tundra:
// alu16bit
module alu16bit (
  input clk,                 
  input reset,               
  input [2:0] operation,     
  input [15:0] operand_A,
  input [15:0] operand_B,
  output reg [31:0] result, 
  output reg carry_flag,
  output reg zero_flag
);
clock: 6.98 ns
lec_check: 0
cap_margin: 20
core_margin: 2
core_utilization: 69
cts_cluster_diameter: 49
cts_cluster_size: 21
hold_slack_margin: -0.09
setup_slack_margin: -0.49
slew_margin: 20
run.sh (not shown) runs the stock make flow with config.mk's settings and CLKGATE_MAP_FILE=.
In the summary table, tundra is marked failed, with error GRT-0232 raised in global routing (5_1_grt).
The following lists how indigo was set up differently from tundra:
-- flow/config.mk --
<<< tundra, line 10
export CORE_UTILIZATION = 69
export CTS_CLUSTER_DIAMETER = 49
export CTS_CLUSTER_SIZE = 21
export HOLD_SLACK_MARGIN = -0.09
export SETUP_SLACK_MARGIN = -0.49
>>> indigo, line 10
export CORE_UTILIZATION = 58
export SETUP_SLACK_MARGIN = 1.49
==> flow/constraint.sdc <==
create_clock -name core_clock -period 5.09 [get_ports {clk}]
set_input_delay 1.0180 -clock core_clock [delete_from_list [all_inputs] [get_ports {clk}]]
set_output_delay 1.0180 -clock core_clock [all_outputs]
set_load 0.01 [all_outputs]
For indigo, the flow was terminated by a tool error in global routing (5_1_grt) and produced no final design. Taking tundra as the reference point, the die outline height of indigo rises by 8.8%. Re hold-fix buffer count after cts: no difference whatsoever between tundra and indigo. From tundra to indigo, total number of clock tree sinks did not move at all. indigo vs. tundra: post-synthesis instance area level, total die area moved up, core utilization at floorplan moved down, area of the placeable core moved up, horizontal extent of the die moved up.
Here is what was changed in the inputs of zinc compared with indigo.
-- flow/config.mk --
<<< indigo, line 8
>>> zinc, line 8
export ABC_AREA = 1
<<< indigo, line 10
export CORE_UTILIZATION = 58
export SETUP_SLACK_MARGIN = 1.49
>>> zinc, line 11
export CORE_UTILIZATION = 72
export CTS_CLUSTER_DIAMETER = 235
==> flow/constraint.sdc <==
create_clock -name core_clock -period 5.62 [get_ports {clk}]
set_input_delay 1.1240 -clock core_clock [delete_from_list [all_inputs] [get_ports {clk}]]
set_output_delay 1.1240 -clock core_clock [all_outputs]
set_load 0.01 [all_outputs]
[summary]
- Area after synthesis in zinc is 1200 sq um above indigo.
- FAIL for each of zinc and indigo
- Seen in the log of indigo: GRT-0232 during global routing (5_1_grt), after which the run never completed.
- Diff indigo -> zinc | initial standard-cell utilization of the core | increase of 14 points
- Delta (zinc minus indigo): total die size -2600 sq um; total cells reported by yosys after synthesis +about 30%.
Here is what was changed in the inputs of amber compared with zinc.
-- flow/config.mk --
<<< zinc, line 8
export ABC_AREA = 1
>>> amber, line 8
<<< zinc, line 11
export CORE_UTILIZATION = 72
export CTS_CLUSTER_DIAMETER = 235
>>> amber, line 10
export CORE_UTILIZATION = 39
==> flow/constraint.sdc <==
create_clock -name core_clock -period 7.11 [get_ports {clk}]
set_input_delay 1.4220 -clock core_clock [delete_from_list [all_inputs] [get_ports {clk}]]
set_output_delay 1.4220 -clock core_clock [all_outputs]
set_load 0.01 [all_outputs]
==> results <==
Flow for zinc halted at global routing (5_1_grt), error code GRT-0116. amber has completed all stages; timing, DRC and antenna checks passed. Between amber and zinc, the count of distinct cell types in the synthesized netlist is higher for amber. In amber relative to zinc, post-synthesis instance total had gone down by more than 10%. zinc -> amber: mapped cell area decreased by a little under 10%.
Input changes introduced in nickel (baseline for comparison: amber):
-- flow/config.mk --
<<< amber, line 10
export CORE_UTILIZATION = 39
>>> nickel, line 10
export CORE_UTILIZATION = 59
==> flow/constraint.sdc <==
create_clock -name core_clock -period 5.09 [get_ports {clk}]
set_input_delay 1.0180 -clock core_clock [delete_from_list [all_inputs] [get_ports {clk}]]
set_output_delay 1.0180 -clock core_clock [all_outputs]
set_load 0.01 [all_outputs]
[summary]
nickel: aborted in global routing (5_1_grt) (tool error)
Compared with amber, number of gates given a new drive strength after cts in nickel increased by more than half.
Xor/xnor share of the synthesized area: amber vs nickel identical
Delta (nickel minus amber): core utilization at floorplan increased by 20 points relative to the old numbers, die size fell by 33%.
The inputs of juniper differ from those of nickel as listed below.
-- flow/config.mk --
<<< nickel, line 10
export CORE_UTILIZATION = 59
>>> juniper, line 10
export CORE_UTILIZATION = 58
<<< nickel, line 12
>>> juniper, line 12
export TNS_END_PERCENT = 5
==> flow/constraint.sdc <==
create_clock -name core_clock -period 7.2 [get_ports {clk}]
set_input_delay 1.4400 -clock core_clock [delete_from_list [all_inputs] [get_ports {clk}]]
set_output_delay 1.4400 -clock core_clock [all_outputs]
set_load 0.01 [all_outputs]
### Flow results
- From the logs: juniper reached the end of the flow and failed the layout checks with negative setup slack.
- The post-detailed-placement cell area of juniper falls short of that of nickel by 930 sq um.
- Diff nickel and juniper: cell resize tally after clock tree synthesis higher in nickel
- juniper vs nickel, number of setup buffers added after CTS went down by 60%.
- Area after synthesis across nickel and juniper: no real change.
- Taking nickel as the reference, in juniper placed cell count lost 3.3%; worst slack at placement picked up an extra 1490 ps.

========
Setup of job 3563:
The RTL this note starts from:
==> flow/design.v <==
module alu16bit (
  input clk,                 
  input reset,               
  input [2:0] operation,     
  input [15:0] operand_A,
  input [15:0] operand_B,
  output reg [31:0] result, 
  output reg carry_flag,
  output reg zero_flag
);
parameter [2:0] ADD  = 3'b000,
                SUB  = 3'b001,
                MUL  = 3'b010,
                AND  = 3'b011,
                OR   = 3'b100,
                NAND = 3'b101,
                NOR  = 3'b110,
                XOR  = 3'b111;
reg [31:0] alu_result;  
reg alu_carry;
reg alu_zero;
always @(*) begin
  alu_result = 32'b0;
  alu_carry  = 1'b0;
  alu_zero   = 1'b0;
  case (operation)
    ADD: begin
      {alu_carry, alu_result} = {1'b0, operand_A} + {1'b0, operand_B};
      alu_zero = (alu_result[15:0] == 16'b0);
    end
    SUB: begin
      {alu_carry, alu_result} = {1'b0, operand_A} - {1'b0, operand_B};
      alu_zero = (alu_result[15:0] == 16'b0);
    end
    MUL: begin
      alu_result = operand_A * operand_B;   
      alu_zero = (alu_result == 32'b0);
    end
    AND: begin
      alu_result = {16'b0, (operand_A & operand_B)};
      alu_zero = (alu_result[15:0] == 16'b0);
    end
    OR: begin
      alu_result = {16'b0, (operand_A | operand_B)};
      alu_zero = (alu_result[15:0] == 16'b0);
    end
    NAND: begin
      alu_result = {16'b0, ~(operand_A & operand_B)};
      alu_zero = (alu_result[15:0] == 16'b0);
    end
    NOR: begin
      alu_result = {16'b0, ~(operand_A | operand_B)};
      alu_zero = (alu_result[15:0] == 16'b0);
    end
    XOR: begin
      alu_result = {16'b0, (operand_A ^ operand_B)};
      alu_zero = (alu_result[15:0] == 16'b0);
    end
    default: begin
      alu_result = 32'b0;
      alu_carry  = 1'b0;
      alu_zero   = 1'b1;
    end
  endcase
end
always @(posedge clk) begin
  if (reset) begin
    result     <= 32'b0;
    carry_flag <= 1'b0;
    zero_flag  <= 1'b0;
  end else begin
    result     <= alu_result;
    carry_flag <= alu_carry;
    zero_flag  <= alu_zero;
  end
end
endmodule
clock: 5.62 ns
lec_check: 0
cap_margin: 20
core_margin: 2
core_utilization: 72
cts_cluster_diameter: 235
cts_cluster_size: 44
slew_margin: 20
What ended job 3563 was a tool error in clock tree synthesis; the run never finished.
--- input diff job 3563..job 2823 ---
-- flow/config.mk --
<<< job 3563, line 8
export CAP_MARGIN = 20
export CORE_MARGIN = 2
export CORE_UTILIZATION = 72
export CTS_CLUSTER_DIAMETER = 235
export CTS_CLUSTER_SIZE = 44
export SLEW_MARGIN = 20
>>> job 2823, line 8
export CAP_MARGIN = 20
export CORE_MARGIN = 2
export CORE_UTILIZATION = 59
export SLEW_MARGIN = 20
==> flow/constraint.sdc <==
create_clock -name core_clock -period 5.07 [get_ports {clk}]
set_input_delay 1.0140 -clock core_clock [delete_from_list [all_inputs] [get_ports {clk}]]
set_output_delay 1.0140 -clock core_clock [all_outputs]
set_load 0.01 [all_outputs]
### Flow results
Of job 2823 and job 3563, none finishes clean.
Job 2823 | ERROR | global routing
Job 3563: it failed during clock tree synthesis, and the tool reported DPL-0038.
Compared with job 3563, in job 2823 core area higher; average cell area after synthesis roughly the same; area share of and-or/or-and cells after synthesis roughly the same; area of the chip higher; synthesized cell count roughly the same.
Weighted congestion at the end of routability-driven global placement for job 2823 is lower than for job 3563.
Reported for job 2823 and job 3563, part of the Yosys area used for sequential elements turned out identical to the last digit.
[compare] base=job 3563 new=job 2823: placed cell count now larger, area of the synthesized netlist per yosys stat now sits at about the same level.
Looking at floorplan utilization, job 2823 sits 13 points below job 3563.
Measured against job 3563, the row count of job 2823 comes out at 1.10 times the reference value.
For job 4131, these inputs were changed with respect to job 2823:
-- flow/config.mk --
<<< job 2823, line 8
export CAP_MARGIN = 20
export CORE_MARGIN = 2
export CORE_UTILIZATION = 59
export SLEW_MARGIN = 20
>>> job 4131, line 8
export CAP_MARGIN = 20
export CORE_MARGIN = 2
export CORE_UTILIZATION = 65
export CTS_CLUSTER_SIZE = 57
export MAX_ROUTING_LAYER = met4
export SLEW_MARGIN = 20
==> flow/constraint.sdc <==
create_clock -name core_clock -period 7.2 [get_ports {clk}]
set_input_delay 1.4400 -clock core_clock [delete_from_list [all_inputs] [get_ports {clk}]]
set_output_delay 1.4400 -clock core_clock [all_outputs]
set_load 0.01 [all_outputs]
Results
The runs compared here, job 2823 and job 4131, all ended either early or with open violations. Job 2823 got as far as global routing, where a tool error ended the run. The log for job 4131 ends in global routing with error GRT-0116, so the run never completed. Diff job 2823 -> job 4131: area of the core region saw a decrease; row count lost 3; horizontal die dimension fell by 4.6%; cell area after synthesis held steady.
Modified inputs, job 6732 compared to job 4131
==> flow/config.mk <==
export PLATFORM = sky130hd
export DESIGN_NAME = alu16bit
export DESIGN_NICKNAME = alu16bit
export VERILOG_FILES = /design/flow/design.v
export SDC_FILE = /design/flow/constraint.sdc
export NUM_CORES = 4
export LEC_CHECK = 0
export CAP_MARGIN = 20
export CORE_MARGIN = 3
export CORE_UTILIZATION = 40
export GPL_ROUTABILITY_DRIVEN = 0
export SLEW_MARGIN = 20
Findings:
- Job 6732 finished all stages; the layout is clean.
- Job 6732 -> job 4131: number of instances in the synthesized netlist delta 0, exact match
- Portion of the post-synthesis area used by sequential elements: job 6732 vs job 4131 — no meaningful difference
- In job 6732, the number of setup buffers added after CTS came out 18 below the value in job 4131.
Setup changes, job 6732 to job 7385
-- flow/config.mk --
<<< job 6732, line 7
export LEC_CHECK = 0
export CAP_MARGIN = 20
export CORE_MARGIN = 3
export CORE_UTILIZATION = 40
export GPL_ROUTABILITY_DRIVEN = 0
export SLEW_MARGIN = 20
>>> job 7385, line 7
export LEC_CHECK = 0
export CAP_MARGIN = 20
export CORE_MARGIN = 2
export CORE_UTILIZATION = 40
export SLEW_MARGIN = 20
==> results <==
- The flow did not stop early for job 7385: all stages ran, and the layout cleared the timing, DRC and antenna checks.
- From job 6732 to job 7385 the numbers moved as follows: die area saw a decrease, buffers inserted during post-CTS setup optimization saw an increase, worst setup slack lost 0.040 ns, number of flip-flops and latches ~0 delta.

========
Setup of v6:
RTL: the design.v shown in full above, as it stands there.
clock: 7.2 ns
lec_check: 0
cap_margin: 20
core_margin: 2
core_utilization: 66
cts_cluster_diameter: 51
max_routing_layer: met4
slew_margin: 20
tns_end_percent: 5
v6 finished all stages; however, its layout fails the closing checks, the failures being negative setup slack.
Edits applied to the flow inputs when going from v6 to v7:
- putting GPL_TIMING_DRIVEN at 0 where nothing was set
- clearing MAX_ROUTING_LAYER, which used to be met4
- swapping 20 for 5 in SLEW_MARGIN
- swapping 5 for 30 in TNS_END_PERCENT
- putting GPL_ROUTABILITY_DRIVEN at 0 where nothing was set
- putting SETUP_SLACK_MARGIN at -0.55 where nothing was set
- swapping 2 for 3 in CORE_MARGIN
- putting CELL_PAD_IN_SITES_GLOBAL_PLACEMENT at 3 where nothing was set
- swapping 66 for 40 in CORE_UTILIZATION
- clearing CTS_CLUSTER_DIAMETER, which used to be 51
Findings:
- Layout checks on v7: not met. Flow itself completed; violations: negative setup slack.
- Comparing v6 and v7, the lower number of DRC markers in iteration 0 is on v7.
- Highest clock frequency the design can meet (v7 / v6): 1.13
- Taking v7 over v6, the via count ratio works out to 0.78.
- v6 has a higher summed area of non-filler cells in the final layout than v7.
- Going from v6 to v7, fraction of the core area occupied by cells at floorplan down 26 points, final hold slack down 0.42 ns.
- In terms of multiplexer share of the synthesized area, v6 and v7 differ only marginally.

========
== job 7705 ==
Starts from the design.v that is shown in full above.
make LEC_CHECK=0 CAP_MARGIN=20 CORE_MARGIN=2 CORE_UTILIZATION=68 CTS_CLUSTER_DIAMETER=51 MAX_ROUTING_LAYER=met4 SLEW_MARGIN=20 finish   # period 7.37 ns
For job 7705, the flow was terminated by a tool error in 5_1_grt and produced no final design.
Relative to job 7705, the following input files were edited for job 2431:
# job 7705
export LEC_CHECK = 0
export CAP_MARGIN = 20
export CORE_MARGIN = 2
export CORE_UTILIZATION = 68
export CTS_CLUSTER_DIAMETER = 51
export MAX_ROUTING_LAYER = met4
export SLEW_MARGIN = 20
create_clock -name core_clock -period 7.37 [get_ports {clk}]
# job 2431
export LEC_CHECK = 0
export CAP_MARGIN = 20
export CORE_MARGIN = 2
export CORE_UTILIZATION = 40
export SLEW_MARGIN = 20
create_clock -name core_clock -period 7.11 [get_ports {clk}]
==> results <==
- Job 2431 finished end to end and its layout was clean on timing, DRC and antenna.
- The floorplan utilization reported for job 2431 is smaller than that of job 7705 by 29 points.
- Diff job 2431..job 7705 | clock sink count | unchanged
- Going from job 7705 to job 2431, die outline area went up by 68%; register area share after synthesis roughly the same.
## Diff of input files: job 7510 against job 2431
# job 2431
export LEC_CHECK = 0
export CAP_MARGIN = 20
export CORE_MARGIN = 2
export CORE_UTILIZATION = 40
export SLEW_MARGIN = 20
create_clock -name core_clock -period 7.11 [get_ports {clk}]
# job 7510
export LEC_CHECK = 0
export ABC_AREA = 1
export CAP_MARGIN = 20
export CORE_MARGIN = 2
export CORE_UTILIZATION = 69
export CTS_CLUSTER_SIZE = 100
export SLEW_MARGIN = 20
create_clock -name core_clock -period 7.11 [get_ports {clk}]
==> comparison <==
Combined area of all synthesized cells, job 7510 vs job 2431: up by a little under 10%
For the floorplan row count, job 7510 came in 20% lower than job 2431 did.
Sort job 7510 and job 2431 by area fraction in compound gates, descending, and job 2431 comes first.
Total half-perimeter wirelength after legalization and detailed placement: job 7510 vs job 2431 up 3400 um
Run status, job 7510: aborted in 5_1_grt, error GRT-0232

========
Setup of run A:
Starts from the design.v that is shown in full above.
export LEC_CHECK = 0
export CAP_MARGIN = 20
export CORE_MARGIN = 2
export CORE_UTILIZATION = 66
export CTS_CLUSTER_DIAMETER = 51
export MAX_ROUTING_LAYER = met4
export SLEW_MARGIN = 20
create_clock -name core_clock -period 7.37 [get_ports {clk}]
Complete run, failing final checks: run A, reason setup timing.
Input changes introduced in run B (baseline for comparison: run A):
- CORE_UTILIZATION changed from 66 to 62
- ABC_AREA newly set to 1
- MAX_ROUTING_LAYER removed (was met4)
- CTS_CLUSTER_DIAMETER removed (was 51)
- the clock period (ns, I/O delays scaled along) changed from 7.37 to 6.0
### Flow results
Run B did not make it past global routing (5_1_grt), where a tool error ended it. Instance count of the mapped netlist: higher on run B. Across both runs, area of the core region was higher for run B than for run A. Relative to run A, the die area of run B is higher by about 16%.
The following lists how run C was set up differently from run B:
- an added CTS_CLUSTER_SIZE of 100
- a change of CORE_UTILIZATION from 62 to 61
- a change of the clock period (ns, I/O delays scaled along) from 6.0 to 7.11
## What came out
In summary, run C completed successfully, with a layout that passed the timing, DRC and antenna checks.
Looking at total half-perimeter wirelength after legalization and detailed placement across both flows, run C is the stronger of the two, with run B trailing.
Changes observed in run C relative to run B: count of flip-flops with a built-in enable after synthesis has remained practically unchanged; number of standard cells after synthesis held; number of distinct library cells after synthesis held.
The chip area in the Yosys report on run C is in line with that on run B.
Per the comparison of run C with run B, post-CTS setup buffer count decreased 63, die size shows an increase of about 1.6%.
Of run C and run B, it is run C that has the lower placed instance count.
Input changes introduced in run D (baseline for comparison: run C):
- PLACE_DENSITY: unset -> 0.8
- CTS_CLUSTER_SIZE: 100 -> unset
- CORE_UTILIZATION: 61 -> 53
- SETUP_SLACK_MARGIN: unset -> -0.22
- ABC_AREA: 1 -> unset
- the clock period (ns, I/O delays scaled along): 7.11 -> 7.2
### Flow results
Complete run, failing final checks: run D, reason setup timing. Relative to run C, the final cell area reported for run D is lower. First-pass GRT wire length: run D < run C. Synthesized cell count went down by more than 10% going from run C to run D. Going from run C to run D, netlist area before placement dropped about 9%, worst setup slack down 0.25 ns.
[inputs] run E vs run D
- putting CORE_ASPECT_RATIO at 1.98 where nothing was set
- clearing PLACE_DENSITY, which used to be 0.8
- clearing SETUP_SLACK_MARGIN, which used to be -0.22
- putting CTS_CLUSTER_SIZE at 99 where nothing was set
- putting CTS_CLUSTER_DIAMETER at 210 where nothing was set
- swapping 53 for 40 in CORE_UTILIZATION
- swapping 20 for 15 in CAP_MARGIN
### Flow results
From the logs: run E reached the end of the flow and failed the layout checks with setup timing.
Comparing setup total negative slack for run E and run D, the smaller number came from run D.
Run E vs. run D: clock period minus final worst setup slack shrank by 0.10 ns; met3 usage in global routing now larger; design area now larger.
